== run A ==
==> flow/design.v (excerpt) <==
module master_top#(
    parameter DATA_WIDTH = 32,
    parameter ADDR_WIDTH = 32,
    parameter BRAM_QUANTITY = 6,
    parameter INTERNAL_ADDR_RANGE = 128
)(
    input                           clk,
    input                           areset,
    input  logic [             3:0] awid_i,
    input  logic [ADDR_WIDTH - 1:0] awaddr_i,
    input  logic                    awvalid_i,
    output logic                    awready_o,
    input  logic [             3:0] wid_i,
    input  logic [DATA_WIDTH - 1:0] wdata_i,
    input  logic [             3:0] wstrb_i,
    input  logic                    wlast_i,
    input  logic                    wvalid_i,
    output logic                    wready_o,
    input  logic [             3:0] arid_i,
    input  logic [ADDR_WIDTH - 1:0] araddr_i,
    input  logic                    arvalid_i,
    output logic                    arready_o,
    output logic [             3:0] rid_o,
    output logic [DATA_WIDTH - 1:0] rdata_o,
    output logic                    rlast_o,
    output logic                    rvalid_o,
    input  logic                    rready_i,
    output logic [             3:0] bid_o,
    output logic [             1:0] bresp_o,
    output logic                    bvalid_o,
    input  logic                    bready_i,
    output logic [             3:0] m_awid_o,
    output logic [             7:0] m_awlen_o,
    output logic [             2:0] m_awsize_o,
    output logic [             1:0] m_awburst_o,
    output logic [ADDR_WIDTH - 1:0] m_awaddr_o,
    output logic                    m_awvalid_o,
    input  logic                    m_awready_i,
    output logic [             3:0] m_wid_o,
    output logic [DATA_WIDTH - 1:0] m_wdata_o,
    output logic [             3:0] m_wstrb_o,
    output logic                    m_wlast_o,
    output logic                    m_wvalid_o,
    input  logic                    m_wready_i,
    input  logic [             3:0] m_bid_i,
    input  logic [             1:0] m_bresp_i,
    input  logic                    m_bvalid_i,
    output logic                    m_bready_o
);
Size: ~1,700 cells after synthesis, ~400 flip-flops, ~270 I/O pins, about 19,000 um2 of cells after synthesis.
Settings: LEC_CHECK=0, ABC_AREA=0, CAP_MARGIN=20, CELL_PAD_IN_SITES_DETAIL_PLACEMENT=0, CELL_PAD_IN_SITES_GLOBAL_PLACEMENT=3, CORE_ASPECT_RATIO=1.58, CORE_MARGIN=7, CORE_UTILIZATION=40, GPL_ROUTABILITY_DRIVEN=1, PLACE_DENSITY=0.9, SLEW_MARGIN=20, TNS_END_PERCENT=65; clock period 8.0 ns.
run.sh (not shown) runs the stock make flow with config.mk's settings and CLKGATE_MAP_FILE=.
diff inputs: run A => run B
# run A
export LEC_CHECK = 0
export ABC_AREA = 0
export CAP_MARGIN = 20
export CELL_PAD_IN_SITES_DETAIL_PLACEMENT = 0
export CELL_PAD_IN_SITES_GLOBAL_PLACEMENT = 3
export CORE_ASPECT_RATIO = 1.58
export CORE_MARGIN = 7
export CORE_UTILIZATION = 40
export GPL_ROUTABILITY_DRIVEN = 1
export PLACE_DENSITY = 0.9
export SLEW_MARGIN = 20
export TNS_END_PERCENT = 65
create_clock -name core_clock -period 8.0 [get_ports {clk}]
# run B
export LEC_CHECK = 0
export CAP_MARGIN = 20
export CORE_MARGIN = 2
export CORE_UTILIZATION = 72
export CTS_CLUSTER_SIZE = 29
export PLACE_DENSITY = 0.65
export SETUP_SLACK_MARGIN = -0.3
export SLEW_MARGIN = 20
create_clock -name core_clock -period 3.26 [get_ports {clk}]
Results
Run B finished all stages; layout check result: FAIL, due to setup timing. Run A → run B: sequential-to-total area share from yosys stat comparable, half-perimeter wire length after placement now smaller, worst setup slack now smaller.
Inputs modified between run B and run C:
# run B
export LEC_CHECK = 0
export CAP_MARGIN = 20
export CORE_MARGIN = 2
export CORE_UTILIZATION = 72
export CTS_CLUSTER_SIZE = 29
export PLACE_DENSITY = 0.65
export SETUP_SLACK_MARGIN = -0.3
export SLEW_MARGIN = 20
create_clock -name core_clock -period 3.26 [get_ports {clk}]
# run C
export LEC_CHECK = 0
export CAP_MARGIN = 20
export CORE_MARGIN = 2
export CORE_UTILIZATION = 55
export PLACE_DENSITY = 0.6
export SLEW_MARGIN = 20
create_clock -name core_clock -period 3.25 [get_ports {clk}]
Results
Setup slack in run C is larger than in run B. From run B to run C the numbers moved as follows: power +240 uW; cell area now sits higher; clock network power higher; final setup violation count went down; standby leakage power moved up. Routed length on met3 (run C over run B): decrease, 46%. Clock buffer count is higher on run C. Between run C and run B, the overall routed net length is higher for run B. Run C: cell count 137 above run B. Run C finished every stage; the final checks, however, were not passed, the failures being setup timing.
#### Input delta (run D over run C)
# run C
export LEC_CHECK = 0
export CAP_MARGIN = 20
export CORE_MARGIN = 2
export CORE_UTILIZATION = 55
export PLACE_DENSITY = 0.6
export SLEW_MARGIN = 20
create_clock -name core_clock -period 3.25 [get_ports {clk}]
# run D
export LEC_CHECK = 0
export CAP_MARGIN = 20
export CORE_MARGIN = 2
export CORE_UTILIZATION = 60
export SLEW_MARGIN = 20
create_clock -name core_clock -period 3.57 [get_ports {clk}]
### Flow results
From the logs: run D reached the end of the flow and failed the layout checks with setup timing.
STATUS die area: run D wins against run C
Post-detailed-placement half-perimeter wirelength delta (run D − run C): favourable
Taking run C as the reference, in run D global-route wire length before repair now smaller; layout overhead on the synthesized area now smaller; clock-buffer cell count now smaller; count of routing violations after the opening detailed-route iteration now larger.
Between run C and run D, the via count is higher for run C.
Diff run C -> run D | final total power | down by more than 10%
Cell count (lower): run D

========
## job 3785
Starting RTL as in the previous note.
Settings: LEC_CHECK=0, ABC_AREA=1, CAP_MARGIN=25, CELL_PAD_IN_SITES_DETAIL_PLACEMENT=2, CELL_PAD_IN_SITES_GLOBAL_PLACEMENT=3, CORE_ASPECT_RATIO=1.09, CORE_MARGIN=3, CORE_UTILIZATION=64, GPL_TIMING_DRIVEN=0, HOLD_SLACK_MARGIN=-0.03, MAX_ROUTING_LAYER=met5, MIN_ROUTING_LAYER=met1, SLEW_MARGIN=20, TNS_END_PERCENT=20; clock period 7.47 ns.
Job 3785: it failed during global placement without I/O (3_1_place_gp_skip_io), and the tool reported GPL-0301.
Input changes introduced in job 1108 (baseline for comparison: job 3785):
Settings: CORE_ASPECT_RATIO removed (was 1.09); CORE_MARGIN changed from 3 to 2; CAP_MARGIN changed from 25 to 20; GPL_TIMING_DRIVEN removed (was 0); CELL_PAD_IN_SITES_DETAIL_PLACEMENT removed (was 2); CELL_PAD_IN_SITES_GLOBAL_PLACEMENT removed (was 3); CORE_UTILIZATION changed from 64 to 40; TNS_END_PERCENT removed (was 20); MAX_ROUTING_LAYER removed (was met5); PLACE_DENSITY newly set to 0.6; ABC_AREA removed (was 1); HOLD_SLACK_MARGIN removed (was -0.03); MIN_ROUTING_LAYER removed (was met1); the clock period (ns, I/O delays scaled along) changed from 7.47 to 8.0.
==> comparison <==
Status | job 3785 and job 1108 | clean except job 3785
FAIL job 3785 @ global placement without I/O (3_1_place_gp_skip_io): tool exited with error
As of job 1108, mean instance size in the synthesized netlist had risen by more than a quarter compared to job 3785.
Against job 3785, area of the die in job 1108 came out worse.
Looking at number of rows in the core area, job 1108 sits about 20% higher than job 3785 does.
For job 3330, these inputs were changed with respect to job 1108:
Settings: an added HOLD_SLACK_MARGIN of -0.03; a deleted PLACE_DENSITY that had been 0.6; an added GPL_TIMING_DRIVEN of 0; a change of CAP_MARGIN from 20 to 25; an added MAX_ROUTING_LAYER of met4; a change of the clock period (ns, I/O delays scaled along) from 8.0 to 5.02.
==> comparison <==
Of job 1108 and job 3330, the run reporting the higher non-clock buffer count was job 3330.
Diff job 1108 -> job 3330: clock share of power shows an increase of 0.3 points, design area shows an increase of about 3%, xor and xnor fraction of the mapped netlist area level, routed length on met3 decreased by 1.9% relative to the old numbers, adder-cell area share of the yosys netlist essentially unchanged.
Looking at part of the total power dissipated in combinational logic, job 3330 sits 1.0 points above job 1108.
Relative to job 3330, the following input files were edited for job 7842:
Settings: CAP_MARGIN: 25 -> 20; MAX_ROUTING_LAYER: met4 -> unset; TNS_END_PERCENT: unset -> 65; GPL_TIMING_DRIVEN: 0 -> unset; PLACE_DENSITY: unset -> 0.6; HOLD_SLACK_MARGIN: -0.03 -> unset; CELL_PAD_IN_SITES_GLOBAL_PLACEMENT: unset -> 1; the clock period (ns, I/O delays scaled along): 5.02 -> 8.0.
NOTE met3 layer wire length in the routed design job 3330->job 7842 decreased by more than 10%
Job 7842 vs. job 3330: design area went down by 2.1%.
When job 7842 is set beside job 3330, its highest cell delay on the worst timing path turns out to be 0.09 ns larger.
Job 7842 -> job 3330: and-or/or-and share of the synthesized area delta 0, exact match
In the flow results for job 3330 and job 7842, the wire length is smaller on job 7842.

========
master_top again, from the RTL that the note above started with.
clock: 4.46 ns
lec_check: 0
cap_margin: 20
cell_pad_in_sites_detail_placement: 1
core_aspect_ratio: 1.21
core_margin: 2
core_utilization: 28
gpl_routability_driven: 1
gpl_timing_driven: 0
min_routing_layer: met2
place_density_lb_addon: 0.12
setup_slack_margin: 0.17
slew_margin: 20
tns_end_percent: 85
Rerun with:
- CELL_PAD_IN_SITES_DETAIL_PLACEMENT: 1 -> unset
- CORE_ASPECT_RATIO: 1.21 -> unset
- CORE_UTILIZATION: 28 -> 64
- GPL_ROUTABILITY_DRIVEN: 1 -> unset
- GPL_TIMING_DRIVEN: 0 -> unset
- MIN_ROUTING_LAYER: met2 -> unset
- PLACE_DENSITY: unset -> 0.6
- PLACE_DENSITY_LB_ADDON: 0.12 -> unset
- SETUP_SLACK_MARGIN: 0.17 -> unset
- TNS_END_PERCENT: 85 -> unset
- clock period: 4.46 -> 5.86 ns (I/O delays scaled with it)
The changed run passed the timing, design-rule and antenna checks.
Worst setup slack gets better by 0.38 ns.
Combinational power is lower by a quarter to a third.
Wire length is lower by a quarter to a third.
Utilization is higher by 41 points.
Critical path depth is higher by 2.
Clock skew is lower by 0.013 ns.
Count of clock-buffer cells in the layout is lower by 8.
Sequential share of layout area is higher by 2.9 points.
Via count is lower by a quarter to a third.
Power is lower by a quarter to a third.
Rerun with:
- CORE_UTILIZATION: 64 -> 72
- CTS_CLUSTER_SIZE: unset -> 36
- PLACE_DENSITY: 0.6 -> 0.66
- clock period: 5.86 -> 3.25 ns (I/O delays scaled with it)
Result:
- This time the run completed, yet does not pass: setup timing
- area after synthesis does not change
- sequential share of layout area decreases by 1.6 points
- routed wire length increases by 25%
- cell area increases by 3.8%
- synthesized cell count does not change
- worst hold slack degrades by 0.20 ns
- worst setup slack degrades by 1.3 ns
Rerun with:
- CORE_UTILIZATION: 72 -> 40
- CTS_CLUSTER_SIZE: 36 -> unset
- PLACE_DENSITY: 0.66 -> 0.6
- clock period: 3.25 -> 5.86 ns (I/O delays scaled with it)
The new run went through all stages and came out clean.
Sequential share of layout area goes up by 0.58 points.
Power is lower by 45%.
Routed wire length went down by 15%.
Sequential power fell by 45%.
Cell count rises by 8.6%.
Via count is lower by 14%.
Hold slack gains 0.20 ns.
Non-clock buffer count decreases by 88.
Register-to-register slack gets better by 2.2 ns.

========
master_top again, from the RTL that the note above started with.
make LEC_CHECK=0 ABC_AREA=1 CAP_MARGIN=20 CELL_PAD_IN_SITES_GLOBAL_PLACEMENT=1 CORE_MARGIN=2 CORE_UTILIZATION=40 GPL_ROUTABILITY_DRIVEN=0 PLACE_DENSITY=0.46 SLEW_MARGIN=20 TNS_END_PERCENT=65 finish   # period 8.0 ns
Change:
- ABC_AREA: 1 -> unset
- CELL_PAD_IN_SITES_GLOBAL_PLACEMENT: 1 -> unset
- CORE_UTILIZATION: 40 -> 71
- CTS_CLUSTER_SIZE: unset -> 29
- GPL_ROUTABILITY_DRIVEN: 0 -> unset
- PLACE_DENSITY: 0.46 -> 0.65
- TNS_END_PERCENT: 65 -> unset
- clock period: 8.0 -> 3.26 ns (I/O delays scaled with it)
The new run produced a layout that fails on negative setup slack.
Routed wire length goes down slightly.
Register-to-register slack got worse by 4.5 ns.
Clock-buffer cell count went down by 14.
Cell area climbs slightly.
Synthesized cell count shrinks by a quarter to a third.
Worst hold slack got worse by 0.31 ns.

========
Setup of north:
Starting RTL as in the previous note.
Design master_top, start of the top module:
module master_top#(
    parameter DATA_WIDTH = 32,
    parameter ADDR_WIDTH = 32,
    parameter BRAM_QUANTITY = 6,
    parameter INTERNAL_ADDR_RANGE = 128
)(
    input                           clk,
    input                           areset,
    input  logic [             3:0] awid_i,
    input  logic [ADDR_WIDTH - 1:0] awaddr_i,
    input  logic                    awvalid_i,
    output logic                    awready_o,
    input  logic [             3:0] wid_i,
    input  logic [DATA_WIDTH - 1:0] wdata_i,
    input  logic [             3:0] wstrb_i,
    input  logic                    wlast_i,
    input  logic                    wvalid_i,
    output logic                    wready_o,
    input  logic [             3:0] arid_i,
    input  logic [ADDR_WIDTH - 1:0] araddr_i,
    input  logic                    arvalid_i,
    output logic                    arready_o,
    output logic [             3:0] rid_o,
    output logic [DATA_WIDTH - 1:0] rdata_o,
    output logic                    rlast_o,
    output logic                    rvalid_o,
    input  logic                    rready_i,
    output logic [             3:0] bid_o,
    output logic [             1:0] bresp_o,
    output logic                    bvalid_o,
    input  logic                    bready_i,
    output logic [             3:0] m_awid_o,
    output logic [             7:0] m_awlen_o,
    output logic [             2:0] m_awsize_o,
    output logic [             1:0] m_awburst_o,
    output logic [ADDR_WIDTH - 1:0] m_awaddr_o,
    output logic                    m_awvalid_o,
    input  logic                    m_awready_i,
    output logic [             3:0] m_wid_o,
    output logic [DATA_WIDTH - 1:0] m_wdata_o,
    output logic [             3:0] m_wstrb_o,
    output logic                    m_wlast_o,
    output logic                    m_wvalid_o,
    input  logic                    m_wready_i,
    input  logic [             3:0] m_bid_i,
    input  logic [             1:0] m_bresp_i,
    input  logic                    m_bvalid_i,
    output logic                    m_bready_o
);
make LEC_CHECK=0 CAP_MARGIN=20 CELL_PAD_IN_SITES_DETAIL_PLACEMENT=0 CORE_ASPECT_RATIO=0.94 CORE_MARGIN=2 CORE_UTILIZATION=72 CTS_CLUSTER_SIZE=40 GPL_ROUTABILITY_DRIVEN=1 HOLD_SLACK_MARGIN=-0.08 MIN_ROUTING_LAYER=met1 PLACE_DENSITY=0.65 SETUP_SLACK_MARGIN=-0.31 SLEW_MARGIN=20 TNS_END_PERCENT=85 finish   # period 3.28 ns
north had finished all stages when the layout checks came back failing, citing setup timing.
The inputs of south differ from those of north as listed below.
# north
export LEC_CHECK = 0
export CAP_MARGIN = 20
export CELL_PAD_IN_SITES_DETAIL_PLACEMENT = 0
export CORE_ASPECT_RATIO = 0.94
export CORE_MARGIN = 2
export CORE_UTILIZATION = 72
export CTS_CLUSTER_SIZE = 40
export GPL_ROUTABILITY_DRIVEN = 1
export HOLD_SLACK_MARGIN = -0.08
export MIN_ROUTING_LAYER = met1
export PLACE_DENSITY = 0.65
export SETUP_SLACK_MARGIN = -0.31
export SLEW_MARGIN = 20
export TNS_END_PERCENT = 85
create_clock -name core_clock -period 3.28 [get_ports {clk}]
# south
export LEC_CHECK = 0
export CAP_MARGIN = 20
export CORE_MARGIN = 2
export CORE_UTILIZATION = 34
export PLACE_DENSITY = 0.6
export SLEW_MARGIN = 20
create_clock -name core_clock -period 10.2 [get_ports {clk}]
--- outcome ---
Total area of multi-input combinational cells (lower): south
Looking at the reports, south completed the entire flow and the layout it produced met the timing, design-rule and antenna checks.
Layout filler cell count, north and south, lower one = north.
Reported for north and south, remaining global-route overflow turned out identical to the last digit.
Hold slack: south vs north up 0.29 ns
south gives less combinational fraction of design power than north did.
The non-clock buffer count of south falls short of that of north by 98.
Going from north to south, worst clock skew moved down; total power after layout moved down; final worst slack moved up; placed wire-length estimate moved up; count of final max-slew check failures level.
[inputs] east vs south
# south
export LEC_CHECK = 0
export CAP_MARGIN = 20
export CORE_MARGIN = 2
export CORE_UTILIZATION = 34
export PLACE_DENSITY = 0.6
export SLEW_MARGIN = 20
create_clock -name core_clock -period 10.2 [get_ports {clk}]
# east
export LEC_CHECK = 0
export CAP_MARGIN = 20
export CORE_MARGIN = 2
export CORE_UTILIZATION = 59
export PLACE_DENSITY = 0.6
export SLEW_MARGIN = 20
create_clock -name core_clock -period 3.25 [get_ports {clk}]
--- outcome ---
- east: complete, dirty (setup timing)
- The final layout from south, which completed every stage, passed the timing, design-rule and antenna checks at the end of the flow.
- Compared with south, east shows die outline area that has gone down by more than a quarter.
- Count of routing violations after the opening detailed-route iteration, east vs south: up by more than 10%
- Per the comparison of east with south, area of the mapped netlist neither gained nor lost much, first-pass GRT wire length lost about 4.6%, total of endpoints with negative setup slack in the final report picked up an extra 1, total global routing track utilization picked up an extra 12 points, number of placed cells counting well taps lost 219.
- Cell count (east vs. south) decreases by a little under 10%
The following lists how west was set up differently from east:
# east
export LEC_CHECK = 0
export CAP_MARGIN = 20
export CORE_MARGIN = 2
export CORE_UTILIZATION = 59
export PLACE_DENSITY = 0.6
export SLEW_MARGIN = 20
create_clock -name core_clock -period 3.25 [get_ports {clk}]
# west
export LEC_CHECK = 0
export CAP_MARGIN = 20
export CORE_MARGIN = 2
export CORE_UTILIZATION = 71
export CTS_CLUSTER_SIZE = 35
export PLACE_DENSITY = 0.65
export SLEW_MARGIN = 20
create_clock -name core_clock -period 3.57 [get_ports {clk}]
[summary]
Of west and east, not a single run came through the flow clean.
[west] flow finished | final checks: failed | reasons: setup timing
Between east and west, the flow reports routed length per placed instance increasing by more than 10%.
Setup slack, west and east: lower on east
On path depth of the worst reg2reg path, the lower figure sits with east, not west.
west against east: final instance area has decreased; routed wire length climbed about 8%; final design utilization moved up.
Power and IR drop assume default switching activity.
